Setup of exp/garnet:
==> flow/design.v (excerpt) <==
module bf16_unit
# (parameter G = 6) (
    input  clk,
    input  reset,
    input  [15:0] in1,
    input  [15:0] in2,
    input  [15:0] in3,
    input  [15:0] in4,
    input  [15:0] in5,
    input  [15:0] in6,
    input  [15:0] in7,
    input  [15:0] in8,
    input  [15:0] in9,
    input  [15:0] in10,
    input  [15:0] in11,
    input  [15:0] in12,
    input  [15:0] in13,
    input  [15:0] in14,
    input  [15:0] in15,
    input  [15:0] in16,
    input  [15:0] in17,
    input  [15:0] in18,
    input  [4:0] funct5,
    output wire [15:0] result
);
Size in the first run: roughly 3,200 flip-flops, ~310 I/O pins, roughly 170,000 µm² of cells after synthesis.
make LEC_CHECK=0 CAP_MARGIN=20 CORE_MARGIN=2 CORE_UTILIZATION=15 CTS_CLUSTER_SIZE=59 GPL_ROUTABILITY_DRIVEN=0 MAX_ROUTING_LAYER=met4 MIN_ROUTING_LAYER=met1 PLACE_DENSITY=0.36 SLEW_MARGIN=25 finish   # period 9.0 ns
run.sh (not shown) runs the stock make flow with config.mk's settings and CLKGATE_MAP_FILE=.
What exp/raven does differently from exp/garnet at the input level:
- changing CAP_MARGIN from 20 to 15
- setting GPL_TIMING_DRIVEN to 0 for the first time
- changing CTS_CLUSTER_SIZE from 59 to 26
- setting CELL_PAD_IN_SITES_DETAIL_PLACEMENT to 2 for the first time
- setting HOLD_SLACK_MARGIN to 0.25 for the first time
- changing CORE_UTILIZATION from 15 to 23
- removing MAX_ROUTING_LAYER (formerly met4)
- setting TNS_END_PERCENT to 40 for the first time
- setting ABC_AREA to 1 for the first time
- changing PLACE_DENSITY from 0.36 to 0.6
- setting CORE_ASPECT_RATIO to 0.67 for the first time
- changing CORE_MARGIN from 2 to 9
- changing SLEW_MARGIN from 25 to 35
- setting SETUP_SLACK_MARGIN to 1.85 for the first time
==> results <==
Having completed the whole flow, exp/garnet delivered a layout that passed the timing, DRC and antenna checks.
Tool error GRT-0116 stopped exp/raven during global routing (5_1_grt); no final results.
The die used by exp/raven is smaller than the one used by exp/garnet.
Taking exp/garnet as the reference, in exp/raven average cell area after synthesis decreased about 23%, buffers inserted during post-CTS setup optimization increased by 1 relative to the old numbers.
In the metrics for exp/raven and exp/garnet, the one carrying the higher placed instance area is exp/raven.
Changes in exp/quartz relative to exp/raven:
- a change of CAP_MARGIN from 15 to 20
- a deleted MIN_ROUTING_LAYER that had been met1
- a deleted CTS_CLUSTER_SIZE that had been 26
- an added CELL_PAD_IN_SITES_GLOBAL_PLACEMENT of 3
- a deleted ABC_AREA that had been 1
- a deleted PLACE_DENSITY that had been 0.6
- a change of SLEW_MARGIN from 35 to 20
- an added PLACE_DENSITY_LB_ADDON of 0.01
- a deleted CORE_ASPECT_RATIO that had been 0.67
- a change of SETUP_SLACK_MARGIN from 1.85 to 0.43
- a change of CORE_UTILIZATION from 23 to 26
- a deleted HOLD_SLACK_MARGIN that had been 0.25
- a deleted GPL_ROUTABILITY_DRIVEN that had been 0
- a change of the clock period (ns, I/O delays scaled along) from 9.0 to 4.48
==> results <==
- exp/quartz finished all stages; layout check result: FAIL, due to setup timing.
- exp/quartz against exp/raven: number of buffers added by the clock tree synthesis step +about 15%; die size moved down.
- Diff exp/raven -> exp/quartz | area of the mapped netlist | decrease of about 6%
- For total of cells resized after clock tree synthesis, dividing the value from exp/quartz by the value from exp/raven gives 41.
- Sort exp/quartz and exp/raven by chip area estimate from yosys synthesis, ascending, and exp/quartz comes first.
- Re synthesized cell count: exp/raven was higher than exp/quartz.
- Width of the die (higher): exp/raven
- Die height in exp/quartz is 83 µm above exp/raven.
For exp/amber, these inputs were changed with respect to exp/quartz:
- CELL_PAD_IN_SITES_DETAIL_PLACEMENT no longer set, was 2
- PLACE_DENSITY now 0.6, previously not set
- SETUP_SLACK_MARGIN no longer set, was 0.43
- TNS_END_PERCENT no longer set, was 40
- CORE_UTILIZATION now 70, was 26
- CELL_PAD_IN_SITES_GLOBAL_PLACEMENT no longer set, was 3
- CORE_MARGIN now 2, was 9
- PLACE_DENSITY_LB_ADDON no longer set, was 0.01
- GPL_TIMING_DRIVEN no longer set, was 0
- the clock period (ns, I/O delays scaled along) now 6.24, was 4.48
Results
Looking at capture point of the critical path, the result[4] result is from exp/quartz; the result[8] one comes from exp/amber.
exp/amber packs its core tighter than exp/quartz.
Against exp/quartz, exp/amber comes in 13 points lower on layout overhead on the synthesized area.
Higher number of cell instances on the worst register-to-register path goes to exp/quartz over exp/amber.
Both conditions hold for exp/amber: the flow ran to the end and the final layout passed the timing, DRC and antenna checks.
Proportion of cell area occupied by registers for exp/amber is higher than for exp/quartz.
Changes observed in exp/amber relative to exp/quartz: met2 demand-to-capacity share in global routing shows an increase of 17 points; final design area excluding fillers shows a reduction of 21,000 µm²; number of nets in the final layout shows a reduction of 1,224; routed wire length shows a reduction of 46%; insertion delay at the late pin of the worst-skew pair shows a reduction of 0.09 ns.
Critical path depth ends up lower on exp/amber.
